==> run B <==
Design piped_wallace_mult, start of the top module:
module piped_wallace_mult(
    input wire clock, reset,
    input wire [15:0] x,y,
    output reg [31:0] prod
);
export LEC_CHECK = 0
export ABC_AREA = 1
export CAP_MARGIN = 20
export CELL_PAD_IN_SITES_GLOBAL_PLACEMENT = 3
export CORE_ASPECT_RATIO = 0.55
export CORE_MARGIN = 6
export CORE_UTILIZATION = 53
export CTS_CLUSTER_DIAMETER = 170
export CTS_CLUSTER_SIZE = 36
export GPL_ROUTABILITY_DRIVEN = 0
export GPL_TIMING_DRIVEN = 0
export HOLD_SLACK_MARGIN = 0.09
export MIN_ROUTING_LAYER = met2
export PLACE_DENSITY = 0.42
export SETUP_SLACK_MARGIN = 0.5
export SLEW_MARGIN = 15
create_clock -name core_clock -period 4.47 [get_ports {clock}]
run.sh (not shown) runs the stock make flow with config.mk's settings and CLKGATE_MAP_FILE=.
==> run H: changes against run B <==
ABC_AREA = default   (was 1)
CELL_PAD_IN_SITES_GLOBAL_PLACEMENT = default   (was 3)
CORE_ASPECT_RATIO = default   (was 0.55)
CORE_MARGIN = 2   (was 6)
CORE_UTILIZATION = 40   (was 53)
CTS_CLUSTER_DIAMETER = default   (was 170)
CTS_CLUSTER_SIZE = default   (was 36)
GPL_ROUTABILITY_DRIVEN = default   (was 0)
GPL_TIMING_DRIVEN = default   (was 0)
HOLD_SLACK_MARGIN = default   (was 0.09)
MIN_ROUTING_LAYER = default   (was met2)
PLACE_DENSITY = default   (was 0.42)
SETUP_SLACK_MARGIN = default   (was 0.5)
SLEW_MARGIN = 20   (was 15)
==> flow/constraint.sdc (replaced) <==
create_clock -name core_clock -period 2.8 [get_ports {clock}]
set_input_delay 0.5600 -clock core_clock [delete_from_list [all_inputs] [get_ports {clock}]]
set_output_delay 0.5600 -clock core_clock [all_outputs]
set_load 0.01 [all_outputs]
==> comparison table <==
quantity	run B	run H
Horizontal die size	261.3 um	212.7 um
Starting density of the core	0.5463	0.4045
Result of the run	stopped before the end	finished clean
Last stage reached	global placement without I/O (3_1_place_gp_skip_io)	-
Distinct cell type count of the synthesized netlist	21	56
Top-area cell share	0.4654	0.4840
Overall chip area	38970 sq um	45250 sq um
Yosys cell count	1738	1324
FA/HA/MAJ Cells, Area Fraction	0.2961	0.3079
Vertical die size	149.1 um	212.7 um
Parity-gate share of the synthesized area counting xor and xnor cells	0.006767	0.01056
Post-Synth Simple-Gate Area	0.1103	0.1074
Core area	33170 sq um	43080 sq um
Cell Rows	49	76
YS chip area	18120 sq um	17420 sq um
Mux contribution to synthesized area	0	0.001221
Yosys top cell by instances	sky130_fd_sc_hd__inv_1	sky130_fd_sc_hd__dfrtp_1
Instance tally after logic synthesis	1738	1324
Average cell area after synthesis	10.43 sq um	13.16 sq um
Post-synthesis cell area	18120 sq um	17420 sq um
Portion of the post-synthesis area used by sequential elements	0.4654	0.4840
AO/OA Area Share	0.006077	0.03454
Synthesized Nets	2079	1665

* * *

==> v18 <==
piped_wallace_mult again, from the RTL that the note above started with.
make LEC_CHECK=0 ABC_AREA=1 CAP_MARGIN=20 CORE_MARGIN=2 CORE_UTILIZATION=68 SETUP_SLACK_MARGIN=0.33 SLEW_MARGIN=20 finish   # period 1.87 ns
==> v37: changes against v18 <==
- CORE_UTILIZATION: 68 -> 69
- CTS_CLUSTER_SIZE: not set -> 46
- GPL_TIMING_DRIVEN: not set -> 1
- PLACE_DENSITY: not set -> 0.82
- SETUP_SLACK_MARGIN: 0.33 -> not set
- TNS_END_PERCENT: not set -> 85
==> flow/constraint.sdc (replaced) <==
create_clock -name core_clock -period 1.96 [get_ports {clock}]
set_input_delay 0.3920 -clock core_clock [delete_from_list [all_inputs] [get_ports {clock}]]
set_output_delay 0.3920 -clock core_clock [all_outputs]
set_load 0.01 [all_outputs]
==> v10: changes against v18 <==
- ABC_AREA: 1 -> 0
- CAP_MARGIN: 20 -> 35
- CELL_PAD_IN_SITES_DETAIL_PLACEMENT: not set -> 1
- CORE_UTILIZATION: 68 -> 17
- CTS_CLUSTER_SIZE: not set -> 50
- GPL_TIMING_DRIVEN: not set -> 0
- MIN_ROUTING_LAYER: not set -> met2
- PLACE_DENSITY_LB_ADDON: not set -> 0.23
- SETUP_SLACK_MARGIN: 0.33 -> not set
- TNS_END_PERCENT: not set -> 30
==> flow/constraint.sdc (replaced) <==
create_clock -name core_clock -period 2.69 [get_ports {clock}]
set_input_delay 0.5380 -clock core_clock [delete_from_list [all_inputs] [get_ports {clock}]]
set_output_delay 0.5380 -clock core_clock [all_outputs]
set_load 0.01 [all_outputs]
==> v31: changes against v18 <==
- ABC_AREA: 1 -> 0
- CTS_CLUSTER_SIZE: not set -> 46
- GPL_TIMING_DRIVEN: not set -> 1
- SETUP_SLACK_MARGIN: 0.33 -> not set
- TNS_END_PERCENT: not set -> 30
==> flow/constraint.sdc (replaced) <==
create_clock -name core_clock -period 2.3 [get_ports {clock}]
set_input_delay 0.4600 -clock core_clock [delete_from_list [all_inputs] [get_ports {clock}]]
set_output_delay 0.4600 -clock core_clock [all_outputs]
set_load 0.01 [all_outputs]
==> summary of the runs <==
v37 completed and failed the layout checks on negative setup slack. v18 stopped in global routing (5_1_grt) (ODB-0269). v31 finished with negative setup slack left. v10 completed with no timing, DRC or antenna violations. Via count: v31 < v37 < v10. Of v37 and v10, v10 has the higher critical path depth (gap 3). Against v37, the synthesized cell count of v31 is lower by about 24%. Cell count, lowest first: v31, v37, v10. Sequential share of layout area: v37 < v10 < v31. Sequential cell count is the same in v31 and v37. The highest clock power belongs to v37, the lowest to v10. In v37 the final area is higher than in v10, by 2.2%. In v37 the core utilization is higher than in v10, by 63 points. Between v31 and v10, the lower hold slack is in v10 (gap 0.10 ns).
==> figures <==
quantity                                                                      v10                         v31                        v18                         v37
Part of the cycle the worst path needs                                     98.03%                      100.8%                          -                      105.7%
Pre-CTS WS                                                             -0.9523 ns                  -0.5928 ns                 -0.8833 ns                  -0.7475 ns
Length of routed wiring on met1                                              0 um                    15850 um                          -                    17710 um
Transition at the pin with the smallest max-transition slack            0.7187 ns                   0.7492 ns                          -                   0.4237 ns
Final count of hold timing violations                                           0                           0                          -                           0
MUX area fraction                                                         0.1221%                     0.1221%                         0%                          0%
Post-route clock skew                                                  0.01784 ns                  0.01214 ns                          -                  0.03005 ns
Amount of wire on met2 after detailed routing                            24470 um                    17970 um                          -                    25320 um
Filler Cells Inserted                                                       11307                        1348                          -                        1155
Result of the run                                no timing/DRC/antenna violations  complete, but fails checks  aborted with a tool error  complete, but fails checks
Failing step                                                                    -                           -   global routing (5_1_grt)                           -
Layout check failures                                                           -        negative setup slack                          -        negative setup slack
Clock Pin Slew Worst Setup and Hold Paths                                 0.06 ns                     0.06 ns                          -                     0.07 ns
TritonRoute pass-1 iters                                                        5                           5                          -                           6
Worst-case register-to-register setup slack                               0.14 ns                        0 ns                          -                    -0.11 ns
Total number of warnings across the stage logs                                 35                          39                          -                          37
Maximum fanout encountered on the critical timing path                         10                          13                          -                           1
Clock buffer count                                                             46                          48                          -                          47
Synth Net Count                                                              1665                        1665                       2079                        2079
Largest Pwr Group                                             combinational logic         combinational logic                          -         combinational logic
CTS tree                                                                     done                        done                          -                        done
Total chip power                                                         19.17 mW                    22.75 mW                          -                    27.81 mW
Post-DP Area                                                            20050 um2                   19290 um2                  20430 um2                   19900 um2
Power and IR drop assume default switching activity.
